<file path="run.sh">
#!/bin/bash
# the make line also repeats each setting of config.mk as NAME=value (left out here)
make -C /OpenROAD-flow-scripts/flow DESIGN_CONFIG=/design/flow/config.mk WORK_HOME=/design/flow/orfs CLKGATE_MAP_FILE= finish
</file>
<file path="config.mk">
export PLATFORM = sky130hd
export DESIGN_NAME = datapath
export DESIGN_NICKNAME = datapath
export VERILOG_FILES = /design/flow/design.v
export SDC_FILE = /design/flow/constraint.sdc
export NUM_CORES = 4
export LEC_CHECK = 0
export CAP_MARGIN = 20
export CORE_MARGIN = 2
export CORE_UTILIZATION = 65
export CTS_CLUSTER_SIZE = 51
export SETUP_SLACK_MARGIN = -0.09
export SLEW_MARGIN = 25
</file>
<file path="constraint.sdc">
create_clock -name core_clock -period 2.94 [get_ports {clk}]
set_input_delay 0.5880 -clock core_clock [delete_from_list [all_inputs] [get_ports {clk}]]
set_output_delay 0.5880 -clock core_clock [all_outputs]
set_load 0.01 [all_outputs]
</file>
<file path="design.v">
module ALU(Ain,Bin,ALUop,out,Z);
input [15:0] Ain, Bin;
input [1:0] ALUop;
output [15:0] out;
output Z;
assign out = (ALUop == 2'b00) ? (Ain + Bin) : (ALUop == 2'b01) ? (Ain - Bin) : (ALUop == 2'b10) ? (Ain & Bin) : (~Bin) ;
assign Z =  (out == 16'b0000000000000000) ?  1'b1 : 1'b0;
endmodule
module regfile(data_in,writenum,write,readnum,clk,data_out);
input [15:0] data_in;
input [2:0] writenum, readnum;
input write, clk;
output [15:0] data_out;
reg [15:0] R[7:0];  
reg [15:0] data_out;
always_ff @ (posedge clk)
begin 
if (write)  
    R[writenum] <= data_in;   
end  
assign data_out = R[readnum];  
endmodule
module shifter(in,shift,sout);
input [15:0] in;
input [1:0] shift;
output [15:0] sout;
reg [15:0] sout;
always_comb 
begin 
    if (shift == 2'b00)
        sout = in;
    else if (shift == 2'b01)
        sout = in << 1;
    else if (shift == 2'b10)
        sout = in >> 1;
    else if (shift == 2'b11)
    begin
      sout = in >> 1;
      sout[15] = in[15];
    end 
    else 
    sout = 16'bxxxxxxxxxxxxxxxx;
end 
endmodule
module datapath (clk, writenum, readnum, write, datapath_in, vsel, loada, loadb, loadc, shift, asel, bsel, ALUop, loads, Z_out, datapath_out);
input write, clk, loada, loadb, loadc, asel, bsel, loads, vsel;
input [1:0] ALUop, shift;
input [2:0] writenum, readnum;
input [15:0] datapath_in;
output Z_out;
output [15:0] datapath_out;
wire [15:0] data_in;
reg[15:0] aloaded, in;
wire [15:0] Bin, Ain;
reg Z_out;
reg [15:0] datapath_out;
wire [15:0] data_out, sout, out;
wire Z;
assign data_in = vsel ? datapath_in : datapath_out;  
regfile REGFILE(data_in, writenum, write, readnum, clk, data_out);  
always_ff @(posedge clk)  
begin
if (loada == 1) 
begin
 aloaded <= data_out ;
end
end 
always_ff @(posedge clk)  
begin
if (loadb == 1) 
begin
 in <= data_out ;
end
end 
shifter SHIFTER(in,shift,sout);
assign Bin = bsel ? ({11'b0, datapath_in[4:0]}) : sout ;  
assign Ain = asel ? (16'b0000000000000000) : aloaded ;
ALU alu(Ain,Bin,ALUop,out,Z);  
always_ff @(posedge clk)  
begin
if (loads == 1) 
begin
 Z_out <= Z ;
end
end 
always_ff @(posedge clk)  
begin
if (loadc == 1) 
begin
 datapath_out <= out ;
end
end 
endmodule 
</file>
==> changes_impl.md, run 1 <==
### Physical design

- Overall power: 7.258 mW
- Core Footprint: 0.01383 mm2
- Power Density: 585.2 mW/mm2
- Clock Path Buffers: 2
- Area leader share: 57.83%
- Initial antenna violation count: 1
- CP max stage cell: or4_4
- Post-synth EDFFs: 177
- IR Drop Worst-Case VDD: 0.5843 mV
- Outcome: failed layout checks
- Tool warnings: 45
- Yosys top cell by area: edfxtp_1
- Worst setup margin: -2295 ps
- Worst relative slew slack: 30.78%
- Global placement routability congestion: 0.9895
- HP Class: flip-flop to flip-flop
- Simple-Gate Fraction of Synth Area: 9.216%
- DRC errors left: 0
- Syn Nets: 730
- Vias per cell: 7.545
- Hold path start: datapath_out[11]$_DFFE_PP_
- Area growth, synth to finish: 34.93%
- Final min period: 5235 ps
- Gate Area: 0.004100 mm2
- Compound Share, Synth: 9.570%
- Register area: 0.005315 mm2
- Area fraction in mux cells: 15.34%
- Clock Tree Root: clkbuf_16
- Antenna-violating nets left: 0
- Worst Setup End Kind: flip-flop
- Hold Fails Final Rpt: 0
- Mapped Cells: 664
- Post-layout net count: 962
- Final setup violation count: 14
- Syn. warnings: 4
- WHS: 730.4 ps
- Crit path buffers/inverters: 1
- CP Class: flip-flop to flip-flop
- Worst slew pin tran: 1035 ps
- Async set-reset flop share out of synthesis: 0%
- Cell variety after synth: 68
- Area post-placement: 0.01118 mm2
- Combinational cell fraction of total power: 25.1%
- Setup crit start kind: flip-flop
- First-pass GRT wire length: 52.13 mm
- CTS Buf Count: 17
- Routed len/inst: 33.37 um
- Ant diodes: 0
- Worst Clk Skew: 14.35 ps
- P_seq: 3.03 mW
- CTS Sinks: 177
- IO Port Bufs: 51
- Chip Height: 122.9 um
- Detail Placement HPWL: 19.15 mm
- FILL cells: 435
- CP delay by family, top: AND-OR/OR-AND gates
- Yosys top cell by instances: edfxtp_1
- Switching share of power: 29.39%
- Yosys reg bits: 177
- Cell area after layout: 0.01240 mm2
- R2r endpoint: Z_out$_DFFE_PP_
- Routed wire length: 36.34 mm
- Slew Viols, Final: 0
- Max-cap violations: 0
- Critical path arrival: 5490 ps
- Pre-Place Util: 66.47%
- Sw power: 2.133 mW
- Sequential fraction of the synthesis area: 57.83%
- Worst-Skew Late Latency: 430 ps
- Die x size: 122.9 um
- CP max stage delay: 530 ps
- Most frequent cells after synthesis: edfxtp_1, nor2_1, mux2_2
- Site Rows: 43
- Hold-critical path depth: 1
- Clk. pwr: 2.41 mW
- Setup WS pre-CTS: -2298 ps
- CTS tree: built
- Top power group: registers
- Synthesized area: 0.009191 mm2
- Reg-to-reg slack, setup: -2290 ps
- Highest Clock Rate: 191.0 MHz
- Top cells by area, synth: edfxtp_1, mux4_2, mux2_2, ha_1, mux2i_1
- Worst r2r src: in[1]$_DFFE_PP_
- Final Util: 89.69%
- Via count: 8216
- Cycle use final: 178.0%
- Die area: 0.01511 mm2
- Leak: 4.717 nW
- Unrepaired setup endpoints after global routing: yes
- Clk slew on worst S/H paths: 80 ps
- Tot GR Track Use: 48.71%
- Clock power share: 33.2%
- Adder share: 4.492%
- H-tree levels: 4
- Ports: 52
- Top logic family: multiplexers
- CP Capture Point: Z_out$_DFFE_PP_
- Synth Area in XOR/XNOR: 0.8576%
- Comb pwr: 1.82 mW
- Worst path required time: 3190 ps
- Yosys cell count: 664
- Crit. Startpoint: in[1]$_DFFE_PP_
- Layout check faults: negative setup slack
- Mapped Avg Cell Area: 13.84 um2
- Pre-Repair DR Iteration Count: 10
- Grt ovf: 0
- Hold_buf cts: 0
- Crit path cell chain: mux2i_1, o21ai_1, mux2i_2, ha_1, a21o_4, o211ai_1, o22ai_2, buf_4, o41ai_4, o31ai_4, mux2_4, a211o_1, or4_4, or4_4, nor4_4
- Worst r2r path cells: 15
- Crit path depth: 15
- Pint: 5.125 mW
- Number of global-route vias before repair: 8183
- Most frequent CP cell: or4_4
- YS chip area: 0.009191 mm2
- Hold endpoint: REGFILE.R[3][11]$_DFFE_PP_
- Sequential power share: 41.7%
- Most used flip-flop cell: edfxtp_1
- Initial drt markers: 2037
- Largest net degree at the start of global routing: 33
- Peak fanout along the critical path: 4
==> area by class of cell <==
| class | instances | share of cell area (%) |
|---|---|---|
| flip-flops and latches | 177 | 42.86 |
| multi-input cells | 425 | 33.06 |
| repair buffers | 247 | 16.50 |
| clock buffers | 17 | 3.430 |
| well taps | 180 | 1.816 |
| clock inverters | 15 | 1.473 |
| inverters | 28 | 0.8676 |
==> layer usage <==
layer	up-vias	track usage, %	share of wire, %
met2	1013	73.34	44
met4	0	31.82	9.9
met1	3765	60.47	31
met5	-	0	0
met3	377	16.42	15
li1	3061	-	-
==> per-stage QoR <==
stage,std cells,setup TNS (ps)
after global routing,1089,-17220
final,1089,-16450
after CTS,1085,-9245
after floorplan,664,-5828
after detailed placement,1033,-22240
after global placement,1033,-19700
==> repair_timing <==
action | 4_1_cts | 5_1_grt
endpoints found under the setup margin | 16 | 13
pin swaps | 28 | 18
hold endpoints to repair | 0 | 0
cloned | 0 | 0
resized | 80 | 22
setup buffers | 20 | 4
==> run 2: changes to the inputs <==
CELL_PAD_IN_SITES_GLOBAL_PLACEMENT = 0   (was not set)
CORE_ASPECT_RATIO = 1.04   (was not set)
CORE_UTILIZATION = 61   (was 65)
CTS_CLUSTER_SIZE = 82   (was 51)
MAX_ROUTING_LAYER = met4   (was not set)
PLACE_DENSITY = 0.65   (was not set)
SETUP_SLACK_MARGIN = 0.86   (was -0.09)
SLEW_MARGIN = 40   (was 25)
TNS_END_PERCENT = 85   (was not set)
==> run 2 against run 1 <==
Against the previous run: still fails the layout checks on negative setup slack; synthesized area unchanged; die size up 6.3%; synthesized cell count unchanged; maximum frequency up 11%; first-iteration DRC count down 45%; via count down 7.4%; cell count up 2.2%; critical path depth unchanged; largest power group unchanged.
==> changes_impl.md, run 2 <==
### Physical design

- Hold Fails Final Rpt: 0
- CP max stage cell: or4_4
- Synthesized area: 0.009191 mm2
- Slew Viols, Final: 0
- CTS tree: built
- Worst Clk Skew: 13.45 ps
- CP max stage delay: 580 ps
- CTS Sinks: 177
- Cell variety after synth: 68
- Initial antenna violation count: 1
- Number of global-route vias before repair: 7534
- Most frequent CP cell: or4_4
- Worst r2r src: in[1]$_DFFE_PP_
- FILL cells: 610
- Clk. pwr: 2.42 mW
- Top cells by area, synth: edfxtp_1, mux4_2, mux2_2, ha_1, mux2i_1
- Vias per cell: 6.832
- Overall power: 7.222 mW
- Peak fanout along the critical path: 4
- R2r endpoint: Z_out$_DFFE_PP_
- Compound Share, Synth: 9.570%
- Final min period: 4709 ps
- Synth Area in XOR/XNOR: 0.8576%
- Mapped Avg Cell Area: 13.84 um2
- Worst path required time: 3200 ps
- Critical path arrival: 4970 ps
- CP Capture Point: Z_out$_DFFE_PP_
- Pre-Repair DR Iteration Count: 8
- Area growth, synth to finish: 37.08%
- Combinational cell fraction of total power: 24.8%
- Unrepaired setup endpoints after global routing: yes
- Setup crit start kind: flip-flop
- YS chip area: 0.009191 mm2
- Tool warnings: 44
- Simple-Gate Fraction of Synth Area: 9.216%
- Power Density: 573.2 mW/mm2
- Clk slew on worst S/H paths: 80 ps
- Top logic family: multiplexers
- Antenna-violating nets left: 0
- Crit path depth: 15
- Hold path start: loada
- Ports: 52
- Syn. warnings: 4
- Layout check faults: negative setup slack
- CP Class: flip-flop to flip-flop
- Mapped Cells: 664
- Comb pwr: 1.79 mW
- Area leader share: 57.83%
- Clock power share: 33.5%
- Clock Path Buffers: 2
- Final Non-Filler Cells: 1113
- Pre-Place Util: 62.55%
- Via count: 7604
- P_seq: 3.01 mW
- H-tree levels: 4
- Cycle use final: 160.2%
- Yosys cell count: 664
- Reg-to-reg slack, setup: -1770 ps
- IR Drop Worst-Case VDD: 0.6141 mV
- Worst relative slew slack: 45.83%
- Sw power: 2.097 mW
- CTS Buf Count: 17
- Outcome: failed layout checks
- Hold-critical path depth: 1
- Clock Tree Root: clkbuf_16
- Crit path buffers/inverters: 1
- Chip Height: 129.2 um
- CP delay by family, top: simple AND/OR/NAND/NOR gates
- Leak: 4.795 nW
- Pint: 5.126 mW
- HP Class: primary input to flip-flop
- Setup Total Neg Slack: -10420 ps
- Hold endpoint: aloaded[0]$_DFFE_PP_
- Tot GR Track Use: 40.02%
- Setup WS pre-CTS: -2301 ps
- Die x size: 124.4 um
- IO Port Bufs: 51
- # placed instances: 1041
- Top power group: registers
- Die area: 0.01607 mm2
- Initial drt markers: 1118
- First-pass GRT wire length: 46.31 mm
- Core Footprint: 0.01470 mm2
- Crit path cell chain: mux2i_1, o21ai_1, mux2i_2, inv_2, ha_4, a211oi_2, a2111o_1, a221oi_2, nor2_2, o221ai_1, a22oi_2, or4_4, or4_1, or4_4, nor4_4
- Yosys top cell by instances: edfxtp_1
- Syn Nets: 730
- Area fraction in mux cells: 15.34%
- Post-synth EDFFs: 177
- Hold_buf cts: 0
- Highest Clock Rate: 212.4 MHz
- Worst slew pin tran: 810.1 ps
- Max-cap violations: 0
- Routed wire length: 31.20 mm
- Worst r2r path cells: 15
- Post-layout net count: 977
- Sequential power share: 41.7%
- Worst-Skew Late Latency: 440 ps
- Worst Setup End Kind: flip-flop
- WHS: 622.5 ps
- Sequential fraction of the synthesis area: 57.83%
- Worst setup margin: -1769 ps
- Site Rows: 45
- Switching share of power: 29.03%
- Final setup violation count: 14
- DRC errors left: 0
- Most frequent cells after synthesis: edfxtp_1, nor2_1, mux2_2
- Grt ovf: 0
- Largest net degree at the start of global routing: 33
- Yosys reg bits: 177
- Adder share: 4.492%
- Routed len/inst: 28.03 um
- Async set-reset flop share out of synthesis: 0%
- Yosys top cell by area: edfxtp_1
- Most used flip-flop cell: edfxtp_1
- Global placement routability congestion: 0.8954
- Crit. Startpoint: in[1]$_DFFE_PP_
- Detail Placement HPWL: 17.24 mm
[run 2: stage by stage]
stage / util (%) / instance area (um2)
2_1_floorplan: - / 9293
3_3_place_gp: 76.15 / 11190
3_5_place_dp: 76.15 / 11190
4_1_cts: 84.50 / 12420
5_1_grt: 85.74 / 12600
6_report: 85.74 / 12600
[run 2: per-layer routing]
layer	up-vias	track usage, %	share of wire [%]
met1	3664	49.20	35
met4	0	19.50	6.7
li1	3091	-	-
met5	-	-	0
met2	655	64.45	48
met3	194	8.175	10
[run 2: cell type report]
| type | count | area (um2) | area share (%) |
|---|---|---|---|
| flip-flops and latches | 177 | 5315 | 42.18 |
| clock inverters | 15 | 190.2 | 1.509 |
| clock buffers | 17 | 425.4 | 3.376 |
| diodes | 1 | 2.502 | 0.01986 |
| well taps | 188 | 235.2 | 1.867 |
| multi-input cells | 425 | 4086 | 32.43 |
| repair buffers | 262 | 2237 | 17.76 |
| inverters | 28 | 107.6 | 0.8540 |
[run 2: what timing repair did]
item / CTS / global route
pin swaps: 45 / 26
gates resized: 95 / 32
buffers inserted: 34 / 5
setup endpoints to repair: 16 / 16
==> run 3: changes to the inputs <==
CELL_PAD_IN_SITES_GLOBAL_PLACEMENT = not set   (was 0)
CORE_ASPECT_RATIO = not set   (was 1.04)
CORE_UTILIZATION = 40   (was 61)
CTS_CLUSTER_SIZE = not set   (was 82)
GPL_ROUTABILITY_DRIVEN = 0   (was not set)
MIN_ROUTING_LAYER = met2   (was not set)
PLACE_DENSITY = not set   (was 0.65)
SETUP_SLACK_MARGIN = not set   (was 0.86)
SLEW_MARGIN = 20   (was 40)
TNS_END_PERCENT = not set   (was 85)
clock period = 5.5 ns   (was 2.94 ns; I/O delays follow)
==> run 3 against run 2 <==
Against the previous run: highest routed layer unchanged; final area fell by 12%; core utilization is 36 points lower; clock power decreased by 53%; first-iteration DRC count up 51%; critical path depth increased by 2; now clean on timing, DRC and antenna; combinational power down 63%; largest cell class unchanged; non-clock buffer count down 134.
==> changes_impl.md, run 3 <==
### Physical design

- Clk. pwr: 1.13 mW
- Syn. warnings: 4
- Core Footprint: 0.02257 mm2
- P_seq: 1.60 mW
- Crit path depth: 17
- Crit path cell chain: dlymetal6s2s_1, or3b_4, a2bb2oi_2, ha_2, inv_1, fa_2, a21o_1, buf_4, o211ai_1, o22ai_2, o41ai_2, o31ai_2, mux2_4, a211o_1, or4_4, or4_4, nor4_4
- Crit path buffers/inverters: 3
- Peak fanout along the critical path: 3
- Pint: 2.476 mW
- Clock Path Buffers: 2
- Max-cap violations: 0
- Top logic family: multiplexers
- Leak: 4.024 nW
- FILL cells: 1928
- Tot GR Track Use: 28.82%
- Clk slew on worst S/H paths: 70 ps
- CP max stage cell: or4_4
- Hold_buf cts: 0
- Hold-critical path depth: 1
- IR Drop Worst-Case VDD: 0.2080 mV
- Adder share: 4.492%
- Antenna-violating nets left: 0
- Pre-Repair DR Iteration Count: 12
- Area fraction in mux cells: 15.34%
- R2r endpoint: Z_out$_DFFE_PP_
- Sequential power share: 47.2%
- WHS: 729.6 ps
- Routed len/inst: 20.41 um
- Detail Placement HPWL: 15.24 mm
- Setup crit start kind: primary input
- HP Class: flip-flop to flip-flop
- Yosys top cell by area: edfxtp_1
- Most frequent cells after synthesis: edfxtp_1, nor2_1, mux2_2
- Switching share of power: 27.07%
- Highest Clock Rate: 187.2 MHz
- Area leader share: 57.83%
- Area growth, synth to finish: 20.94%
- Clock Tree Root: clkbuf_16
- Synthesized area: 0.009191 mm2
- Synth Area in XOR/XNOR: 0.8576%
- Worst r2r path cells: 16
- Initial drt markers: 1684
- Outcome: timing/DRC/antenna clean
- Worst path required time: 5760 ps
- Crit. Startpoint: shift[1]
- CTS tree: built
- Final min period: 5342 ps
- Chip Height: 155.6 um
- CP max stage delay: 560 ps
- Worst r2r src: in[0]$_DFFE_PP_
- Die x size: 155.6 um
- Hold path start: datapath_out[0]$_DFFE_PP_
- YS chip area: 0.009191 mm2
- Post-layout net count: 843
- Number of global-route vias before repair: 9011
- Hold Fails Final Rpt: 0
- Cell variety after synth: 68
- First-pass GRT wire length: 34.00 mm
- Worst Setup End Kind: flip-flop
- Worst relative slew slack: 29.31%
- Syn Nets: 730
- Worst-Skew Late Latency: 430 ps
- Cell area after layout: 0.01112 mm2
- Most used flip-flop cell: edfxtp_1
- Cycle use final: 97.13%
- Unrepaired setup endpoints after global routing: no
- CP Class: primary input to flip-flop
- CTS Buf Count: 17
- Most frequent CP cell: or4_4
- Area post-placement: 0.01049 mm2
- Overall power: 3.395 mW
- Critical path arrival: 5600 ps
- Mapped Cells: 664
- CTS Sinks: 177
- DRC errors left: 0
- CP Capture Point: Z_out$_DFFE_PP_
- Top cells by area, synth: edfxtp_1, mux4_2, mux2_2, ha_1, mux2i_1
- Tool warnings: 39
- CP delay by family, top: simple AND/OR/NAND/NOR gates
- Ant diodes: 0
- Clock power share: 33.4%
- Top power group: registers
- Post-synth EDFFs: 177
- Power Density: 305.4 mW/mm2
- Worst Clk Skew: 6.070 ps
- Setup Total Neg Slack: 0 ps
- Grt ovf: 0
- Worst slew pin tran: 1057 ps
- H-tree levels: 4
- Via count: 8038
- Final Util: 49.25%
- Hold endpoint: REGFILE.R[2][0]$_DFFE_PP_
- Routed wire length: 21.94 mm
- Final setup violation count: 0
- Yosys cell count: 664
- Site Rows: 55
- Vias per cell: 7.477
- Yosys reg bits: 177
- Slew Viols, Final: 0
- Largest net degree at the start of global routing: 39
- Sw power: 0.9189 mW
- Initial antenna violation count: 0
- Combinational cell fraction of total power: 19.3%
- Mapped Avg Cell Area: 13.84 um2
- Simple-Gate Fraction of Synth Area: 9.216%
- Pre-Place Util: 40.72%
- IO Port Bufs: 51
- Async set-reset flop share out of synthesis: 0%
- Ports: 52
- Sequential fraction of the synthesis area: 57.83%
- Yosys top cell by instances: edfxtp_1
- Compound Share, Synth: 9.570%
- Comb pwr: 0.656 mW
- Reg-to-reg slack, setup: 650 ps
- Die area: 0.02421 mm2
run 3: stage by stage:
| stage | worst slack, ps | std cells |
|---|---|---|
| global route | 65.34 | 1075 |
| CTS | 99.14 | 1073 |
| detailed placement | -336.8 | 1041 |
| floorplan | 223.3 | 664 |
| finish | 157.6 | 1075 |
| global placement | -257.4 | 1041 |
run 3: cell type report:
cell class / instances / area, um2 / area share [%]
Timing Repair Buffer: 128 / 1097 / 9.872
Clock inverter: 15 / 137.6 / 1.238
Inverter: 28 / 105.1 / 0.9455
Clock buffer: 17 / 425.4 / 3.827
Sequential cell: 177 / 5315 / 47.82
Multi-Input combinational cell: 425 / 3679 / 33.09
Tap cell: 285 / 356.6 / 3.208
run 3: per-layer routing:
layer / global-route usage (%) / wire, um / share of wire (%) / vias to the layer above
met5: - / 0 / 0 / -
met4: 5.810 / 1508 / 6.9 / 0
met3: 36.75 / 8631 / 39 / 207
met2: 33.90 / 11800 / 54 / 2174
met1: - / 0 / 0 / 2860
li1: - / - / - / 2797
run 3: timing repair:
item | in CTS | in global routing
buffers inserted | 0 | 2
setup endpoints to repair | 0 | 1
gates resized | 0 | 15
endpoints found under the hold margin | 0 | 0
==> run 4: changes to the inputs <==
CORE_UTILIZATION = 21   (was 40)
GPL_ROUTABILITY_DRIVEN = not set   (was 0)
MAX_ROUTING_LAYER = not set   (was met4)
MIN_ROUTING_LAYER = not set   (was met2)
clock period = 8.35 ns   (was 5.5 ns; I/O delays follow)
==> run 4 against run 3 <==
Against the previous run: sequential power decreased by 34%; non-clock buffer count shrank 64; synthesized area did not move; sequential share of layout area increased by 0.87 points; cell count increased by 21%; clock skew increased by 4.0 ps; count of clock-buffer cells in the layout rose by 1; still clean on timing, DRC and antenna; critical endpoint unchanged; clock power decreased by 36%; synthesized cell count is the same; final area decreased by 1.8%; die size up 88%.
==> changes_impl.md, run 4 <==
### Physical design

- Max-cap violations: 0
- Routed wire length: 22.11 mm
- Tot GR Track Use: 10.09%
- Clock power share: 33.9%
- Setup WS pre-CTS: 1281 ps
- Worst r2r src: in[0]$_DFFE_PP_
- Hold_buf cts: 0
- Pint: 1.620 mW
- Clk. pwr: 0.728 mW
- First-pass GRT wire length: 34.20 mm
- Combinational cell fraction of total power: 16.9%
- FILL cells: 4463
- Most frequent cells after synthesis: edfxtp_1, nor2_1, mux2_2
- CTS tree: built
- Post-synth EDFFs: 177
- Highest Clock Rate: 148.9 MHz
- Simple-Gate Fraction of Synth Area: 9.216%
- Syn. warnings: 4
- R2r endpoint: Z_out$_DFFE_PP_
- Chip Height: 213.2 um
- H-tree levels: 4
- Syn Nets: 730
- Most frequent CP cell: or4_1
- Area growth, synth to finish: 18.79%
- Switching share of power: 24.61%
- CP max stage delay: 840 ps
- Compound Share, Synth: 9.570%
- Worst setup margin: 1633 ps
- HP Class: flip-flop to flip-flop
- Largest net degree at the start of global routing: 40
- Crit path depth: 16
- Number of global-route vias before repair: 5793
- Outcome: timing/DRC/antenna clean
- Leak: 3.658 nW
- Final setup violation count: 0
- Worst r2r path cells: 15
- Crit. Startpoint: shift[1]
- CTS Sinks: 177
- Power Density: 196.9 mW/mm2
- IO Port Bufs: 51
- Critical path arrival: 6960 ps
- Pre-Repair DR Iteration Count: 6
- Area fraction in mux cells: 15.34%
- Crit path cell chain: clkdlybuf4s50_1, or3b_4, a2bb2oi_2, ha_1, inv_1, fa_1, a21o_1, a311oi_1, o22ai_2, o41ai_2, o31ai_1, mux2_4, a211o_1, or4_1, or4_1, nor4_2
- Yosys cell count: 664
- Hold-critical path depth: 1
- Hold Fails Final Rpt: 0
- Sequential power share: 49.3%
- Worst Clk Skew: 10.06 ps
- Ant diodes: 0
- Setup Buffers After CTS: 0
- Setup Total Neg Slack: 0 ps
- Final Util: 25.29%
- Crit path buffers/inverters: 2
- Worst path required time: 8590 ps
- Worst Setup End Kind: flip-flop
- Yosys reg bits: 177
- Mapped Avg Cell Area: 13.84 um2
- CP Capture Point: Z_out$_DFFE_PP_
- Top cells by area, synth: edfxtp_1, mux4_2, mux2_2, ha_1, mux2i_1
- Ports: 52
- Clock Tree Root: clkbuf_16
- DRC errors left: 0
- Area post-placement: 0.01039 mm2
- Post-layout net count: 779
- CP delay by family, top: AND-OR/OR-AND gates
- Reg-to-reg slack, setup: 3590 ps
- Top logic family: multiplexers
- YS chip area: 0.009191 mm2
- Tool warnings: 39
- Area leader share: 57.83%
- Worst-Skew Late Latency: 420 ps
- Unrepaired setup endpoints after global routing: no
- Die x size: 213.2 um
- CTS Buf Count: 17
- Routed len/inst: 16.94 um
- Adder share: 4.492%
- Synthesized area: 0.009191 mm2
- Yosys top cell by area: edfxtp_1
- Vias per cell: 4.369
- Comb pwr: 0.363 mW
- Grt ovf: 0
- Detail Placement HPWL: 15.54 mm
- Worst slew pin tran: 976.3 ps
- Sequential fraction of the synthesis area: 57.83%
- Die area: 0.04546 mm2
- IR Drop Worst-Case VDD: 0.1305 mV
- Clock Path Buffers: 2
- Cell variety after synth: 68
- Via count: 5702
- Hold path start: datapath_out[0]$_DFFE_PP_
- Final min period: 6717 ps
- Clk slew on worst S/H paths: 60 ps
- Global placement routability congestion: 0.8240
- Yosys top cell by instances: edfxtp_1
- Site Rows: 76
- Hold endpoint: REGFILE.R[7][0]$_DFFE_PP_
- Setup crit start kind: primary input
- P_seq: 1.06 mW
- Async set-reset flop share out of synthesis: 0%
- Mapped Cells: 664
- Core Footprint: 0.04317 mm2
- PostCTS Resize Cnt: 0
- Cycle use final: 80.44%
- Pre-Place Util: 21.29%
- Initial drt markers: 581
- CP max stage cell: clkdlybuf4s50_1
- Cell area after layout: 0.01092 mm2
- Sw power: 0.5290 mW
- Synth Area in XOR/XNOR: 0.8576%
- Initial antenna violation count: 0
- Antenna-violating nets left: 0
- CP Class: primary input to flip-flop
- Slew Viols, Final: 0
- Worst relative slew slack: 34.71%
- Most used flip-flop cell: edfxtp_1
- Peak fanout along the critical path: 26
- Top power group: registers
==> run 4: area by class of cell <==
type	count	area, um2	share of cell area [%]
clock buffers	18	429.2	3.931
clock inverters	8	95.09	0.8710
inverters	28	105.1	0.9626
multi-input cells	425	3638	33.33
flip-flops and latches	177	5315	48.68
well taps	585	732.0	6.704
repair buffers	64	603.1	5.524
==> run 4: stage by stage <==
step                      power [mW]  hold slack [ps]  cells
after floorplan                1.309            705.8    664
after global placement         1.437            706.3   1279
after detailed placement       1.438            720.3   1279
after CTS                      2.169            739.1   1305
after global routing           2.240            783.9   1305
final                          2.149            735.8   1305
==> run 4: layer usage <==
| layer | track usage, % | part of all wire (%) |
|---|---|---|
| met1 | 13.04 | 44 |
| met2 | 16.95 | 49 |
| met3 | 1.839 | 4.5 |
| met4 | 3.496 | 2.1 |
| met5 | 0 | 0 |
==> run 5: changes to the inputs <==
CORE_UTILIZATION = 40   (was 21)
SETUP_SLACK_MARGIN = 0.65   (was not set)
clock period = 5.29 ns   (was 8.35 ns; I/O delays follow)
==> run 5 against run 4 <==
Against the previous run: routed wire length shrank 1.0%; still clean; sequential cell count is the same; non-clock buffer count grew 91.
==> changes_impl.md, run 5 <==
### Physical design

- Worst-Skew Late Latency: 420 ps
- Combinational cell fraction of total power: 20.5%
- YS chip area: 0.009191 mm2
- Post-layout net count: 870
- Hold_buf cts: 0
- Die area: 0.02421 mm2
- Mapped Avg Cell Area: 13.84 um2
- GRT met1 Usage: 25.14%
- Highest Clock Rate: 199.2 MHz
- Worst r2r src: in[0]$_DFFE_PP_
- Detail Placement HPWL: 15.87 mm
- CTS tree: built
- Reg-to-reg slack, setup: 660 ps
- Grt met3 use: 2.472%
- # placed instances: 1061
- CP Class: primary input to flip-flop
- Crit. Startpoint: shift[1]
- Most frequent cells after synthesis: edfxtp_1, nor2_1, mux2_2
- IR Drop Worst-Case VDD: 0.2055 mV
- Largest net degree at the start of global routing: 38
- CP max stage cell: or4_4
- Hold path start: datapath_out[2]$_DFFE_PP_
- Worst Setup End Kind: flip-flop
- Final setup violation count: 0
- IO Port Bufs: 51
- R2r endpoint: Z_out$_DFFE_PP_
- CP max stage delay: 560 ps
- Yosys cell count: 664
- Synth Area in XOR/XNOR: 0.8576%
- Area growth, synth to finish: 25.20%
- Worst r2r path cells: 17
- Top logic family: multiplexers
- Worst path required time: 5550 ps
- Clock Path Buffers: 2
- Via count: 6070
- Yosys top cell by area: edfxtp_1
- Most used flip-flop cell: edfxtp_1
- Most utilized layer in the global route result: met2
- Clk. pwr: 1.18 mW
- Peak fanout along the critical path: 3
- Top power group: registers
- Crit path buffers/inverters: 4
- Sw power: 0.9573 mW
- Setup WS pre-CTS: -442.8 ps
- Syn. warnings: 4
- Synthesized area: 0.009191 mm2
- Clock power share: 33.0%
- Mapped Cells: 664
- Ant diodes: 0
- Hold endpoint: REGFILE.R[0][2]$_DFFE_PP_
- Compound Share, Synth: 9.570%
- Vias per cell: 5.508
- DRC errors left: 0
- Outcome: timing/DRC/antenna clean
- Post-synth EDFFs: 177
- Pre-Repair DR Iteration Count: 4
- Worst slew pin tran: 1052 ps
- Setup crit start kind: primary input
- Cycle use final: 94.90%
- Core Footprint: 0.02257 mm2
- Setup Total Neg Slack: 0 ps
- First-pass GRT wire length: 34.41 mm
- Register area: 0.005315 mm2
- Yosys top cell by instances: edfxtp_1
- Adder share: 4.492%
- HP Class: flip-flop to flip-flop
- Final Non-Filler Cells: 1102
- Crit path depth: 18
- Worst relative slew slack: 29.66%
- Async set-reset flop share out of synthesis: 0%
- Ports: 52
- FILL cells: 1924
- CP delay by family, top: simple AND/OR/NAND/NOR gates
- H-tree levels: 4
- Comb pwr: 0.732 mW
- CTS Sinks: 177
- Clock Tree Root: clkbuf_16
- Clk slew on worst S/H paths: 70 ps
- Leak: 4.195 nW
- Hold Fails Final Rpt: 0
- CTS Buf Count: 17
- Grt ovf: 0
- Gate Area: 0.003850 mm2
- Pint: 2.619 mW
- Initial antenna violation count: 0
- Number of global-route vias before repair: 6181
- Cell variety after synth: 68
- Worst setup margin: 269.9 ps
- Met2 Usage GRT: 31.58%
- Pre-Place Util: 40.72%
- Slew Viols, Final: 0
- Power Density: 310.8 mW/mm2
- Final min period: 5020 ps
- P_seq: 1.67 mW
- Area leader share: 57.83%
- Sequential power share: 46.6%
- Critical path arrival: 5280 ps
- Tot GR Track Use: 18.59%
- Area fraction in mux cells: 15.34%
- Routed wire length: 21.89 mm
- Die x size: 155.6 um
- Syn Nets: 730
- Global placement routability congestion: 0.8514
- Unrepaired setup endpoints after global routing: yes
- Initial drt markers: 311
- Site Rows: 55
- Routed len/inst: 19.86 um
- Antenna-violating nets left: 0
- Chip Height: 155.6 um
- Tool warnings: 42
- Yosys reg bits: 177
- Switching share of power: 26.77%
- Crit path cell chain: buf_6, or3b_4, a2bb2oi_4, ha_2, inv_2, fa_2, a21o_1, buf_6, a311oi_4, o22ai_4, buf_6, nor3_4, or3_4, a32oi_2, or4_4, or4_4, or4_4, nor4_4
- Top cells by area, synth: edfxtp_1, mux4_2, mux2_2, ha_1, mux2i_1
- Worst Clk Skew: 12.04 ps
- Simple-Gate Fraction of Synth Area: 9.216%
- Hold-critical path depth: 1
- Sequential fraction of the synthesis area: 57.83%
- Max-cap violations: 0
- CP Capture Point: Z_out$_DFFE_PP_
[run 5: repair_timing]
| item | 4_1_cts | 5_1_grt |
|---|---|---|
| resized | 16 | 38 |
| endpoints found under the setup margin | 6 | 4 |
| setup buffers | 3 | 6 |
| pin swaps | 15 | 28 |
| endpoints found under the hold margin | 0 | 0 |
[run 5: metrics by stage]
stage          area, um2  hold WS (ps)  total power [mW]  util [%]
5_1_grt            11510         768.6             3.725     50.98
2_1_floorplan       9216         705.8             2.070         -
4_1_cts            11320         737.3             3.565     50.13
3_3_place_gp       10670         685.4             2.358     47.28
3_5_place_dp       10670         720.4             2.371     47.29
6_report           11510         730.9             3.577     50.98
[run 5: cell type report]
type                       instances  share of cell area (%)
sequential                       177                   46.19
multi-input combinational        425                   33.46
tap                              285                   3.099
clock buffer                      17                   3.697
clock inverter                    15                   1.218
timing repair buffer             155                   11.43
inverter                          28                  0.9133
[run 5: per-layer routing]
layer,share of wire (%),up-vias,wire length [um]
met3,3.0,24,647
met4,1.5,0,339
met2,51,129,11070
met5,0,-,0
met1,45,3048,9829
li1,-,2869,-
==> run 6: changes to the inputs <==
CORE_UTILIZATION = 56   (was 40)
SETUP_SLACK_MARGIN = 0.88   (was 0.65)
clock period = 2.99 ns   (was 5.29 ns; I/O delays follow)
==> run 6 against run 5 <==
Against the previous run: setup slack got worse by 1800 ps; largest cell class unchanged; synthesized cell count unchanged; via count increased by 12%; now fails the layout checks on negative setup slack.
==> changes_impl.md, run 6 <==
### Physical design

- Outcome: failed layout checks
- Layout check faults: negative setup slack
- Comb pwr: 1.66 mW
- Hold-critical path depth: 1
- Slew Viols, Final: 0
- Worst relative slew slack: 46.18%
- Hold path start: datapath_out[12]$_DFFE_PP_
- Area fraction in mux cells: 15.34%
- Max-cap violations: 0
- Crit path cell chain: or3b_4, a2bb2oi_4, ha_2, inv_2, fa_2, a21o_1, buf_4, buf_4, maj3_2, o21ai_2, xnor2_2, o2111ai_2, or4_4, or4_1, or4_4, nor4_2
- Sequential power share: 43.8%
- IR Drop Worst-Case VDD: 0.4656 mV
- Largest net degree at the start of global routing: 33
- Worst r2r path cells: 16
- Highest Clock Rate: 221.5 MHz
- Worst path required time: 3230 ps
- Final min period: 4515 ps
- Worst-Skew Late Latency: 420 ps
- HP Class: flip-flop to flip-flop
- Met2 Wirelength: 12.88 mm
- Crit path buffers/inverters: 3
- Ports: 52
- P_seq: 2.95 mW
- WHS: 740.9 ps
- Ant diodes: 0
- Compound Share, Synth: 9.570%
- Crit path depth: 16
- CP delay by family, top: simple AND/OR/NAND/NOR gates
- CTS tree: built
- Clk. pwr: 2.12 mW
- Top Layer Used: met4
- Top power group: registers
- Adder share: 4.492%
- Tool warnings: 44
- Async set-reset flop share out of synthesis: 0%
- Hold endpoint: REGFILE.R[3][12]$_DFFE_PP_
- Peak fanout along the critical path: 3
- Worst Setup End Kind: flip-flop
- Simple-Gate Fraction of Synth Area: 9.216%
- Final setup violation count: 14
- Yosys top cell by area: edfxtp_1
- Top logic family: multiplexers
- Grt ovf: 0
- Met1 wire length: 10.20 mm
- Pint: 4.870 mW
- Leak: 4.790 nW
- Post-synth EDFFs: 177
- Critical path arrival: 4760 ps
- CP Class: flip-flop to flip-flop
- Die x size: 132.1 um
- Cell variety after synth: 68
- Worst setup margin: -1525 ps
- Combinational cell fraction of total power: 24.7%
- DRC errors left: 0
- Setup Total Neg Slack: -8481 ps
- Setup crit start kind: flip-flop
- Worst slew pin tran: 804.7 ps
- Area leader share: 57.83%
- Clock Tree Root: clkbuf_16
- Most frequent cells after synthesis: edfxtp_1, nor2_1, mux2_2
- Overall power: 6.731 mW
- Routed wire length: 25.17 mm
- Mapped Avg Cell Area: 13.84 um2
- Syn Nets: 730
- Chip Height: 132.1 um
- Yosys cell count: 664
- Initial antenna violation count: 0
- Worst Clk Skew: 13.43 ps
- Post-layout net count: 977
- Vias per cell: 5.953
- Hold Fails Final Rpt: 0
- R2r endpoint: Z_out$_DFFE_PP_
- IO Port Bufs: 51
- Cycle use final: 151.0%
- YS chip area: 0.009191 mm2
- H-tree levels: 4
- Area growth, synth to finish: 36.96%
- First-pass GRT wire length: 38.72 mm
- Via count: 6786
- Number of global-route vias before repair: 6954
- Clk slew on worst S/H paths: 70 ps
- Reg-to-reg slack, setup: -1530 ps
- Crit. Startpoint: in[0]$_DFFE_PP_
- Mapped Cells: 664
- Antenna-violating nets left: 0
- Routed len/inst: 22.08 um
- Synth Area in XOR/XNOR: 0.8576%
- CTS Buf Count: 17
- Switching share of power: 27.65%
- Most used flip-flop cell: edfxtp_1
- Unrepaired setup endpoints after global routing: yes
- Sequential fraction of the synthesis area: 57.83%
- Die area: 0.01745 mm2
- CTS Sinks: 177
- Area post-placement: 0.01119 mm2
- Final Util: 78.96%
- Sw power: 1.861 mW
- Met3 WL: 1.425 mm
- Top cells by area, synth: edfxtp_1, mux4_2, mux2_2, ha_1, mux2i_1
- Worst r2r src: in[0]$_DFFE_PP_
- Synthesized area: 0.009191 mm2
- Pre-Repair DR Iteration Count: 5
- CP max stage cell: or4_4
- Detail Placement HPWL: 17.12 mm
- Cell area after layout: 0.01259 mm2
- Power Density: 534.7 mW/mm2
- Clock power share: 31.5%
- Clock Path Buffers: 2
- Global placement routability congestion: 0.9017
- Pre-Place Util: 57.65%
- CP Capture Point: Z_out$_DFFE_PP_
- Site Rows: 46
- Initial drt markers: 603
- Core Footprint: 0.01594 mm2
- CP max stage delay: 460 ps
- Yosys reg bits: 177
- Tot GR Track Use: 29.17%
- Syn. warnings: 4
- Yosys top cell by instances: edfxtp_1
[run 6: per-layer routing]
metal / GRT usage, % / vias to the layer above
met2: 49.80 / 265
met1: 37.32 / 3389
met5: 0 / -
li1: - / 3083
met4: 11.23 / 0
met3: 5.344 / 49
[run 6: timing repair]
item	CTS	global route
gates resized	112	24
hold buffers	0	0
pin swaps	25	19
endpoints found under the setup margin	16	16
buffers inserted	33	11
[run 6: cell type report]
cell class,count,area [um2]
timing repair buffer,262,2262
multi-input combinational,425,4060
clock buffer,18,429.2
sequential,177,5315
clock inverter,14,141.4
inverter,28,110.1
fill,928,3354
tap,216,270.3
[run 6: through the flow]
| step | setup slack, ps | instances |
|---|---|---|
| after floorplan | -1672 | 664 |
| after global placement | -2136 | 1064 |
| after detailed placement | -2181 | 1064 |
| after CTS | -1500 | 1129 |
| after global routing | -1593 | 1140 |
| final | -1525 | 1140 |
==> run 7: changes to the inputs <==
ABC_AREA = 1   (was not set)
CORE_UTILIZATION = 68   (was 56)
CTS_CLUSTER_DIAMETER = 367   (was not set)
CTS_CLUSTER_SIZE = 99   (was not set)
SETUP_SLACK_MARGIN = 0.68   (was 0.88)
clock period = 2.95 ns   (was 2.99 ns; I/O delays follow)
==> run 7 against run 6 <==
Against the previous run: the run now fails in global routing; synthesized cell count grew 45%; die size shrank 16%; synthesized area grew 1.9%.
==> changes_impl.md, run 7 <==
### Implementation results

- Outcome: stopped before the end
- Fail Step: global routing
- Log Error: [ERROR DPL-0038] Utilization greater than 100%, impossible to legalize
- Mapped Cells: 966
- Site Rows: 42
- Synth Area in XOR/XNOR: 0.3742%
- Synthesized area: 0.009361 mm2
- IO Port Bufs: 51
- H-tree levels: 4
- Sequential fraction of the synthesis area: 56.78%
- Most used flip-flop cell: edfxtp_1
- Chip Height: 121.3 um
- Syn. warnings: 4
- Yosys reg bits: 177
- Area leader share: 56.78%
- CTS Sinks: 177
- Yosys top cell by area: edfxtp_1
- Die area: 0.01472 mm2
- Detail Placement HPWL: 20.58 mm
- Ports: 52
- Core Footprint: 0.01335 mm2
- YS chip area: 0.009361 mm2
- Global placement routability congestion: 0.9452
- Pre-Place Util: 70.13%
- Yosys cell count: 966
- Async set-reset flop share out of synthesis: 0%
- Yosys top cell by instances: nor2_1
- Hold_buf cts: 0
- Cell variety after synth: 45
- Post-synth EDFFs: 177
- Mapped Avg Cell Area: 9.691 um2
- Clock Tree Root: clkbuf_16
- Simple-Gate Fraction of Synth Area: 19.09%
- Die x size: 121.3 um
- CTS Buf Count: 17
- Top logic family: simple AND/OR/NAND/NOR gates
- Compound Share, Synth: 11.76%
- Clock Path Buffers: 2
- Syn Nets: 1032
- Most frequent cells after synthesis: nor2_1, edfxtp_1, nand2_1
- Top cells by area, synth: edfxtp_1, nor2_1, nand2_1, o21ai_0, ha_1
- Area fraction in mux cells: 1.925%
- Adder share: 4.304%
-- run 7: timing repair --
action                                  4_1_cts
buffers inserted                             27
cloned                                        1
endpoints found under the setup margin       17
resized                                     175
pin swaps                                    56
-- run 7: through the flow --
stage | total power, mW | area, um2 | setup slack, ps | setup TNS, ps | std cells
3_5_place_dp | 4.370 | 11000 | -1143 | -11090 | 1292
3_3_place_gp | 4.303 | 11000 | -982.6 | -9363 | 1292
2_1_floorplan | 3.724 | 9419 | 36.40 | 0 | 966
4_1_cts | 6.900 | 12440 | 17.19 | 0 | 1352
==> run 8: changes to the inputs <==
ABC_AREA = not set   (was 1)
CTS_CLUSTER_DIAMETER = not set   (was 367)
CTS_CLUSTER_SIZE = 22   (was 99)
SETUP_SLACK_MARGIN = 0.58   (was 0.68)
clock period = 4.99 ns   (was 2.95 ns; I/O delays follow)
==> run 8 against run 7 <==
Against the previous run: the layout now fails its checks (negative setup slack); synthesized cell count fell by 31%; synthesized area fell by 1.8%; die size is 1.8% lower.
==> changes_impl.md, run 8 <==
### Physical design

- Outcome: failed layout checks
- Layout check faults: negative setup slack
- Most frequent cells after synthesis: edfxtp_1, nor2_1, mux2_2
- Hold-critical path depth: 1
- Hold path start: datapath_out[1]$_DFFE_PP_
- Yosys cell count: 664
- Antenna-violating nets left: 0
- Clock Path Buffers: 2
- Clock power share: 33.5%
- Crit. Startpoint: asel
- CTS tree: built
- Power Density: 352.0 mW/mm2
- Synthesized area: 0.009191 mm2
- Combinational cell fraction of total power: 22.8%
- First-pass GRT wire length: 48.49 mm
- YS chip area: 0.009191 mm2
- Area growth, synth to finish: 26.08%
- CP Class: primary input to flip-flop
- Site Rows: 42
- Hold endpoint: REGFILE.R[1][1]$_DFFE_PP_
- Sequential power share: 43.7%
- Hold Fails Final Rpt: 0
- Top logic family: multiplexers
- Global placement routability congestion: 0.9706
- Worst slew pin tran: 1196 ps
- Yosys reg bits: 177
- Number of global-route vias before repair: 7564
- Pre-Place Util: 69.41%
- Final Non-Filler Cells: 1019
- Async set-reset flop share out of synthesis: 0%
- DRC errors left: 0
- Clk. pwr: 1.37 mW
- Adder share: 4.492%
- Syn. warnings: 4
- Cycle use final: 105.2%
- Via count: 7834
- Final min period: 5247 ps
- CP max stage delay: 470 ps
- Tot GR Track Use: 46.84%
- Simple-Gate Fraction of Synth Area: 9.216%
- Worst r2r path cells: 16
- Tool warnings: 44
- Cell variety after synth: 68
- Detail Placement HPWL: 17.99 mm
- Critical path arrival: 5530 ps
- Worst-Skew Late Latency: 460 ps
- Yosys top cell by instances: edfxtp_1
- Grt ovf: 0
- Setup WS pre-CTS: -787.2 ps
- Top cells by area, synth: edfxtp_1, mux4_2, mux2_2, ha_1, mux2i_1
- Worst Setup End Kind: flip-flop
- CTS Buf Count: 17
- Unrepaired setup endpoints after global routing: yes
- Crit path depth: 16
- Initial antenna violation count: 2
- Worst path required time: 5270 ps
- P_seq: 1.78 mW
- Pint: 2.805 mW
- Worst Clk Skew: 24.10 ps
- Synth Area in XOR/XNOR: 0.8576%
- Leak: 4.297 nW
- Most used flip-flop cell: edfxtp_1
- Vias per cell: 7.688
- Initial drt markers: 1970
- Clk slew on worst S/H paths: 90 ps
- H-tree levels: 4
- Mapped Cells: 664
- Peak fanout along the critical path: 6
- Chip Height: 120.3 um
- Worst r2r src: in[0]$_DFFE_PP_
- Final setup violation count: 1
- Area leader share: 57.83%
- Top power group: registers
- Die area: 0.01446 mm2
- Routed len/inst: 33.70 um
- Setup crit start kind: primary input
- Area fraction in mux cells: 15.34%
- Sequential fraction of the synthesis area: 57.83%
- Worst relative slew slack: 19.99%
- Slew Viols, Final: 0
- HP Class: flip-flop to flip-flop
- Mapped Avg Cell Area: 13.84 um2
- Ports: 52
- Crit path buffers/inverters: 4
- Die x size: 120.3 um
- Reg-to-reg slack, setup: 80 ps
- Syn Nets: 730
- Post-synth EDFFs: 177
- IO Port Bufs: 51
- Max-cap violations: 0
- Sw power: 1.274 mW
- Post-layout net count: 896
- Worst setup margin: -257.3 ps
- Yosys top cell by area: edfxtp_1
- Core Footprint: 0.01324 mm2
- CTS Sinks: 177
- # placed instances: 974
- CP Capture Point: Z_out$_DFFE_PP_
- R2r endpoint: Z_out$_DFFE_PP_
- Routed wire length: 34.34 mm
- Crit path cell chain: clkdlybuf4s50_1, buf_6, buf_4, nor2b_1, ha_1, nor2b_1, a311oi_2, o22ai_2, buf_6, o41ai_4, o31ai_4, mux2_4, a211o_1, or4_1, or4_4, nor4_4
- Highest Clock Rate: 190.6 MHz
- Comb pwr: 0.929 mW
- Largest net degree at the start of global routing: 33
- Clock Tree Root: clkbuf_16
- CP max stage cell: o41ai_4
- Pre-Repair DR Iteration Count: 10
- CP delay by family, top: simple AND/OR/NAND/NOR gates
- Compound Share, Synth: 9.570%
- Switching share of power: 31.23%
- IR Drop Worst-Case VDD: 0.4838 mV
[run 8: cell type report]
type / instances / area [um2]
antenna: 1 / 2.502
clock buffer: 17 / 425.4
clock inverter: 14 / 147.6
fill: 522 / 1654
inverter: 28 / 107.6
multi-input combinational: 425 / 3885
sequential: 177 / 5315
tap: 176 / 220.2
timing repair buffer: 181 / 1485
[run 8: metal layers]
metal | wire [um] | vias up | track usage (%)
met5 | 0 | - | 0
met4 | 2878 | 0 | 26.02
met3 | 5434 | 294 | 13.82
met2 | 15430 | 1022 | 72.27
met1 | 10600 | 3592 | 60.24
li1 | - | 2926 | -
[run 8: through the flow]
stage / utilization (%) / TNS, ps / hold slack (ps) / power, mW / cell area [um2]
2_1_floorplan: - / -76.23 / 705.8 / 2.194 / 9216
3_3_place_gp: 80.80 / -1050 / 689.4 / 2.507 / 10700
3_5_place_dp: 80.80 / -1604 / 719.0 / 2.546 / 10700
4_1_cts: 86.47 / -166.8 / 749.0 / 3.911 / 11450
5_1_grt: 87.51 / -378.5 / 800.2 / 4.109 / 11590
6_report: 87.51 / -257.3 / 791.3 / 4.079 / 11590
[run 8: timing repair]
action                     CTS  global route
hold buffers                 0             0
setup buffers               10             3
setup endpoints to repair    7             5
pin swaps                   20            13
resized                     33            27
==> run 9: changes to the inputs <==
CAP_MARGIN = 25   (was 20)
CORE_UTILIZATION = 39   (was 68)
CTS_CLUSTER_SIZE = not set   (was 22)
GPL_ROUTABILITY_DRIVEN = 0   (was not set)
GPL_TIMING_DRIVEN = 0   (was not set)
MAX_ROUTING_LAYER = met5   (was not set)
PLACE_DENSITY_LB_ADDON = 0.05   (was not set)
SETUP_SLACK_MARGIN = not set   (was 0.58)
SLEW_MARGIN = 25   (was 20)
clock period = 9.29 ns   (was 4.99 ns; I/O delays follow)
==> run 9 against run 8 <==
Against the previous run: the run now finishes clean; sequential power fell by 47%; sequential share of layout area rose by 3.5 points; final area fell by 7.0%; worst hold slack got worse by 68 ps; clock power fell by 49%; die size rose by 72%; power fell by 51%; largest cell class unchanged.
==> changes_impl.md, run 9 <==
### Physical design

- FILL cells: 2102
- Sw power: 0.5302 mW
- First-pass GRT wire length: 35.00 mm
- Power Density: 184.1 mW/mm2
- Antenna-violating nets left: 0
- Final setup violation count: 0
- Worst Setup End Kind: flip-flop
- Yosys reg bits: 177
- Clock Tree Root: clkbuf_16
- Via count: 5912
- Mapped Avg Cell Area: 13.84 um2
- Hold Fails Final Rpt: 0
- Clock Path Buffers: 2
- Final min period: 7152 ps
- Initial antenna violation count: 0
- Yosys top cell by area: edfxtp_1
- Mapped Cells: 664
- Setup Total Neg Slack: 0 ps
- Unrepaired setup endpoints after global routing: no
- Synthesized area: 0.009191 mm2
- Pre-Repair DR Iteration Count: 7
- Comb pwr: 0.341 mW
- Hold_buf cts: 0
- Slew Viols, Final: 0
- R2r endpoint: Z_out$_DFFE_PP_
- Syn Nets: 730
- Detail Placement HPWL: 17.64 mm
- Ant diodes: 0
- Register area: 0.005315 mm2
- Synth Area in XOR/XNOR: 0.8576%
- Crit. Startpoint: shift[1]
- Clk. pwr: 0.694 mW
- Most used flip-flop cell: edfxtp_1
- Site Rows: 56
- Cell area after layout: 0.01077 mm2
- Tool warnings: 39
- Post-synth EDFFs: 177
- Grt ovf: 0
- Hold-critical path depth: 1
- Worst relative slew slack: 34.65%
- PostCTS Resize Cnt: 0
- Routed wire length: 23.11 mm
- P_seq: 0.948 mW
- Hold endpoint: REGFILE.R[6][4]$_DFFE_PP_
- Hold path start: datapath_out[4]$_DFFE_PP_
- Tot GR Track Use: 19.38%
- Initial drt markers: 341
- Area post-placement: 0.01019 mm2
- Setup WS pre-CTS: 1817 ps
- Yosys top cell by instances: edfxtp_1
- Cell variety after synth: 68
- CP max stage cell: clkdlybuf4s50_1
- Clock power share: 35.0%
- CP max stage delay: 640 ps
- CTS tree: built
- HP Class: flip-flop to flip-flop
- Worst r2r path cells: 15
- Worst setup margin: 2138 ps
- Leak: 3.726 nW
- DRC errors left: 0
- Area growth, synth to finish: 17.21%
- Clk slew on worst S/H paths: 70 ps
- IO Port Bufs: 47
- Syn. warnings: 4
- Die area: 0.02481 mm2
- Highest Clock Rate: 139.8 MHz
- Crit path depth: 16
- Compound Share, Synth: 9.570%
- Largest net degree at the start of global routing: 18
- H-tree levels: 4
- Most frequent cells after synthesis: edfxtp_1, nor2_1, mux2_2
- Worst slew pin tran: 977.2 ps
- Simple-Gate Fraction of Synth Area: 9.216%
- Ports: 52
- Chip Height: 157.5 um
- Cycle use final: 76.98%
- Reg-to-reg slack, setup: 4150 ps
- Peak fanout along the critical path: 10
- Top power group: registers
- IR Drop Worst-Case VDD: 0.1296 mV
- Post-layout net count: 806
- Area fraction in mux cells: 15.34%
- Core Footprint: 0.02333 mm2
- Number of global-route vias before repair: 6001
- Die x size: 157.5 um
- Gate Area: 0.003654 mm2
- Sequential power share: 47.8%
- Yosys cell count: 664
- Worst Clk Skew: 11.08 ps
- Setup crit start kind: primary input
- Setup Buffers After CTS: 0
- Worst path required time: 9540 ps
- YS chip area: 0.009191 mm2
- CTS Buf Count: 17
- Adder share: 4.492%
- Sequential fraction of the synthesis area: 57.83%
- Crit path cell chain: clkdlybuf4s50_1, clkbuf_1, inv_1, a211oi_1, ha_1, clkbuf_1, inv_1, o211ai_1, o22ai_2, o41ai_2, o31ai_1, mux2_4, a211o_1, or4_1, or4_1, nor4_2
- Top logic family: multiplexers
- Worst r2r src: in[0]$_DFFE_PP_
- Switching share of power: 26.74%
- CTS Sinks: 177
- Async set-reset flop share out of synthesis: 0%
- Top cells by area, synth: edfxtp_1, mux4_2, mux2_2, ha_1, mux2i_1
- CP Capture Point: Z_out$_DFFE_PP_
- Pint: 1.453 mW
- Max-cap violations: 0
- Routed len/inst: 21.56 um
- Worst-Skew Late Latency: 420 ps
- Critical path arrival: 7400 ps
- CP delay by family, top: AND-OR/OR-AND gates
- Vias per cell: 5.515
- Outcome: timing/DRC/antenna clean
- CP Class: primary input to flip-flop
- Combinational cell fraction of total power: 17.2%
- Area leader share: 57.83%
- Pre-Place Util: 39.39%
- Crit path buffers/inverters: 5
-- run 9: stage by stage --
| stage | total power [mW] | utilization [%] | cells | hold slack [ps] |
|---|---|---|---|---|
| after global placement | 1.292 | 43.12 | 1030 | 703.0 |
| after detailed placement | 1.303 | 43.68 | 1040 | 718.9 |
| after CTS | 1.997 | 46.16 | 1072 | 731.2 |
| final | 1.983 | 46.17 | 1072 | 723.0 |
| after floorplan | 1.176 | - | 664 | 705.8 |
| after global routing | 2.062 | 46.17 | 1072 | 762.3 |
-- run 9: layout make-up --
cell class	instances	area share, %
inverter	28	0.9756
clock inverter	14	1.394
sequential	177	49.34
timing repair buffer	57	5.343
clock buffer	18	3.984
buffer	34	1.347
tap	319	3.705
multi-input combinational	425	33.91
-- run 9: per-layer routing --
metal | part of all wire [%] | global-route usage [%] | up-vias
li1 | - | - | 2735
met1 | 44 | 25.07 | 2994
met2 | 51 | 33.58 | 145
met3 | 3.2 | 2.781 | 38
met4 | 2.2 | 6.320 | 0
met5 | 0 | 0 | -
==> run 10: changes to the inputs <==
ABC_AREA = 1   (was not set)
CAP_MARGIN = 20   (was 25)
CELL_PAD_IN_SITES_GLOBAL_PLACEMENT = 0   (was not set)
CORE_ASPECT_RATIO = 0.5   (was not set)
CORE_MARGIN = 10   (was 2)
CORE_UTILIZATION = 68   (was 39)
CTS_CLUSTER_DIAMETER = 356   (was not set)
CTS_CLUSTER_SIZE = 98   (was not set)
GPL_ROUTABILITY_DRIVEN = not set   (was 0)
GPL_TIMING_DRIVEN = not set   (was 0)
MAX_ROUTING_LAYER = not set   (was met5)
PLACE_DENSITY = 0.38   (was not set)
PLACE_DENSITY_LB_ADDON = not set   (was 0.05)
SETUP_SLACK_MARGIN = -0.25   (was not set)
SLEW_MARGIN = 20   (was 25)
TNS_END_PERCENT = 5   (was not set)
clock period = 5.5 ns   (was 9.29 ns; I/O delays follow)
==> run 10 against run 9 <==
Against the previous run: routed wire length up 16%; sequential cell count stayed put; final area shrank 1.7%; highest routed layer unchanged.
==> changes_impl.md, run 10 <==
### Physical design

- Top cells by area, synth: edfxtp_1, nor2_1, nand2_1, o21ai_0, ha_1
- CTS Buf Count: 17
- Clock power share: 34.7%
- Pre-Place Util: 69.28%
- Most frequent CP cell: nand2_1
- Mapped Avg Cell Area: 9.691 um2
- Highest Clock Rate: 221.5 MHz
- Clk. pwr: 1.16 mW
- Hold Fails Final Rpt: 0
- Clk slew on worst S/H paths: 70 ps
- Worst-Skew Late Latency: 430 ps
- CP Capture Point: Z_out$_DFFE_PP_
- Worst slew pin tran: 1111 ps
- Yosys cell count: 966
- Area fraction in mux cells: 1.925%
- Hold endpoint: REGFILE.R[7][2]$_DFFE_PP_
- Critical path arrival: 4700 ps
- R2r endpoint: Z_out$_DFFE_PP_
- Vias per cell: 6.434
- Crit. Startpoint: shift[1]
- CP max stage delay: 590 ps
- Leak: 4.145 nW
- Outcome: timing/DRC/antenna clean
- Pre-Repair DR Iteration Count: 9
- Most frequent cells after synthesis: nor2_1, edfxtp_1, nand2_1
- Most used flip-flop cell: edfxtp_1
- Mapped Cells: 966
- Combinational cell fraction of total power: 17.7%
- Final setup violation count: 0
- Yosys top cell by area: edfxtp_1
- Ports: 52
- CP delay by family, top: simple AND/OR/NAND/NOR gates
- Cycle use final: 82.09%
- Number of global-route vias before repair: 7370
- P_seq: 1.60 mW
- Switching share of power: 29.51%
- Initial drt markers: 1343
- Setup Total Neg Slack: 0 ps
- IR Drop Worst-Case VDD: 0.3264 mV
- Top logic family: simple AND/OR/NAND/NOR gates
- Async set-reset flop share out of synthesis: 0%
- Routed wire length: 26.73 mm
- Power Density: 317.0 mW/mm2
- Setup Buffers After CTS: 0
- CTS tree: built
- Worst Clk Skew: 14.60 ps
- IO Port Bufs: 51
- Clock Path Buffers: 2
- Setup crit start kind: primary input
- Initial antenna violation count: 0
- Worst r2r path cells: 20
- Sw power: 0.9910 mW
- Crit path cell chain: clkdlybuf4s50_1, nor2_4, clkinv_1, o221ai_1, nand2_1, ha_1, nand2_1, inv_1, nand4_1, nand2_1, nand3_2, a21oi_1, nor2_1, a21oi_1, nor2_1, nand2_1, nor2_1, nand3_1, nor2_1, nand2_1, nor2_2
- CP max stage cell: clkdlybuf4s50_1
- Die x size: 185.9 um
- Peak fanout along the critical path: 10
- Largest net degree at the start of global routing: 65
- Reg-to-reg slack, setup: 2300 ps
- Hold path start: datapath_out[2]$_DFFE_PP_
- Grt ovf: 0
- Yosys reg bits: 177
- Sequential power share: 47.6%
- Chip Height: 103.0 um
- Core Footprint: 0.01351 mm2
- Hold_buf cts: 0
- Compound Share, Synth: 11.76%
- Yosys top cell by instances: nor2_1
- Post-layout net count: 1077
- DRC errors left: 0
- First-pass GRT wire length: 41.23 mm
- Pint: 2.367 mW
- Unrepaired setup endpoints after global routing: no
- Syn Nets: 1032
- Hold-critical path depth: 1
- CTS Sinks: 177
- Synth Area in XOR/XNOR: 0.3742%
- Top power group: registers
- Tool warnings: 41
- FILL cells: 804
- Max-cap violations: 0
- Detail Placement HPWL: 17.52 mm
- Syn. warnings: 4
- Adder share: 4.304%
- Worst path required time: 5680 ps
- YS chip area: 0.009361 mm2
- Synthesized area: 0.009361 mm2
- Comb pwr: 0.596 mW
- Site Rows: 30
- Simple-Gate Fraction of Synth Area: 19.09%
- Worst r2r src: in[2]$_DFFE_PP_
- Cell variety after synth: 45
- CP Class: primary input to flip-flop
- Worst Setup End Kind: flip-flop
- Area growth, synth to finish: 13.16%
- Sequential fraction of the synthesis area: 56.78%
- Global placement routability congestion: 0.9409
- H-tree levels: 4
- HP Class: flip-flop to flip-flop
- Crit path depth: 21
- Post-synth EDFFs: 177
- Area leader share: 56.78%
- Clock Tree Root: clkbuf_16
- PostCTS Resize Cnt: 0
- Tot GR Track Use: 28.51%
- Ant diodes: 0
- Routed len/inst: 22.28 um
- Via count: 7721
- Final min period: 4515 ps
- Worst relative slew slack: 25.84%
- Die area: 0.01914 mm2
- Slew Viols, Final: 0
- Overall power: 3.358 mW
- Crit path buffers/inverters: 3
- Antenna-violating nets left: 0
run 10: through the flow:
step           utilization [%]  hold WS (ps)  setup WS, ps  instances  area, um2
6_report                 78.40         739.7         985.2       1200      10590
3_3_place_gp             74.15         690.9         771.8       1168      10020
5_1_grt                  78.40         787.1         572.7       1200      10590
3_5_place_dp             74.15         700.3         694.6       1168      10020
4_1_cts                  78.40         743.4          1143       1200      10590
2_1_floorplan                -         649.7          1858        966       9361
run 10: cell type report:
type / instances / area, um2 / area share (%)
Sequential cell: 177 / 5315 / 50.17
Tap cell: 176 / 220.2 / 2.079
Clock buffer: 18 / 429.2 / 4.051
Timing Repair Buffer: 67 / 625.6 / 5.905
Multi-Input combinational cell: 654 / 3506 / 33.09
Inverter: 94 / 352.8 / 3.331
Clock inverter: 14 / 145.1 / 1.370
run 10: metal layers:
metal	part of all wire [%]	global-route usage [%]	routed length, um
met4	1.9	8.308	508
met2	47	46.66	12520
met1	39	37.58	10350
met3	13	6.507	3360
met5	0	0	0
==> run 11: changes to the inputs <==
ABC_AREA = not set   (was 1)
CELL_PAD_IN_SITES_GLOBAL_PLACEMENT = not set   (was 0)
CORE_ASPECT_RATIO = not set   (was 0.5)
CORE_MARGIN = 2   (was 10)
CORE_UTILIZATION = 72   (was 68)
CTS_CLUSTER_DIAMETER = 380   (was 356)
CTS_CLUSTER_SIZE = 47   (was 98)
PLACE_DENSITY = not set   (was 0.38)
SETUP_SLACK_MARGIN = not set   (was -0.25)
TNS_END_PERCENT = not set   (was 5)
clock period = 3.47 ns   (was 5.5 ns; I/O delays follow)
==> run 11 against run 10 <==
Against the previous run: the flow now stops in clock tree synthesis; die size down 29%; synthesized cell count down 31%; synthesized area down 1.8%.
==> changes_impl.md, run 11 <==
### Implementation results

- Outcome: stopped before the end
- Fail Step: clock tree synthesis
- Log Error: [ERROR DPL-0038] Utilization greater than 100%, impossible to legalize
- Synthesized area: 0.009191 mm2
- Adder share: 4.492%
- Site Rows: 41
- Simple-Gate Fraction of Synth Area: 9.216%
- Yosys top cell by instances: edfxtp_1
- Compound Share, Synth: 9.570%
- Global placement routability congestion: 0.9467
- IO Port Bufs: 51
- YS chip area: 0.009191 mm2
- Chip Height: 117.0 um
- Cell variety after synth: 68
- Ports: 52
- Detail Placement HPWL: 20.63 mm
- Area leader share: 57.83%
- Yosys cell count: 664
- Post-synth EDFFs: 177
- Mapped Cells: 664
- Syn. warnings: 4
- Most used flip-flop cell: edfxtp_1
- Top logic family: multiplexers
- Sequential fraction of the synthesis area: 57.83%
- Core Footprint: 0.01252 mm2
- Syn Nets: 730
- Top cells by area, synth: edfxtp_1, mux4_2, mux2_2, ha_1, mux2i_1
- Most frequent cells after synthesis: edfxtp_1, nor2_1, mux2_2
- Yosys reg bits: 177
- Die area: 0.01369 mm2
- Die x size: 117.0 um
- Area fraction in mux cells: 15.34%
- Synth Area in XOR/XNOR: 0.8576%
- Async set-reset flop share out of synthesis: 0%
- Pre-Place Util: 73.43%
- Yosys top cell by area: edfxtp_1
- Mapped Avg Cell Area: 13.84 um2
-- run 11: per-stage QoR --
step / cell area [um2] / setup TNS (ps) / cells / setup WS [ps]
after detailed placement: 11130 / -14870 / 1023 / -1989
after floorplan: 9259 / -2103 / 664 / -1289
after global placement: 11130 / -11900 / 1023 / -1741
Power is estimated from default activity; no workload was simulated.
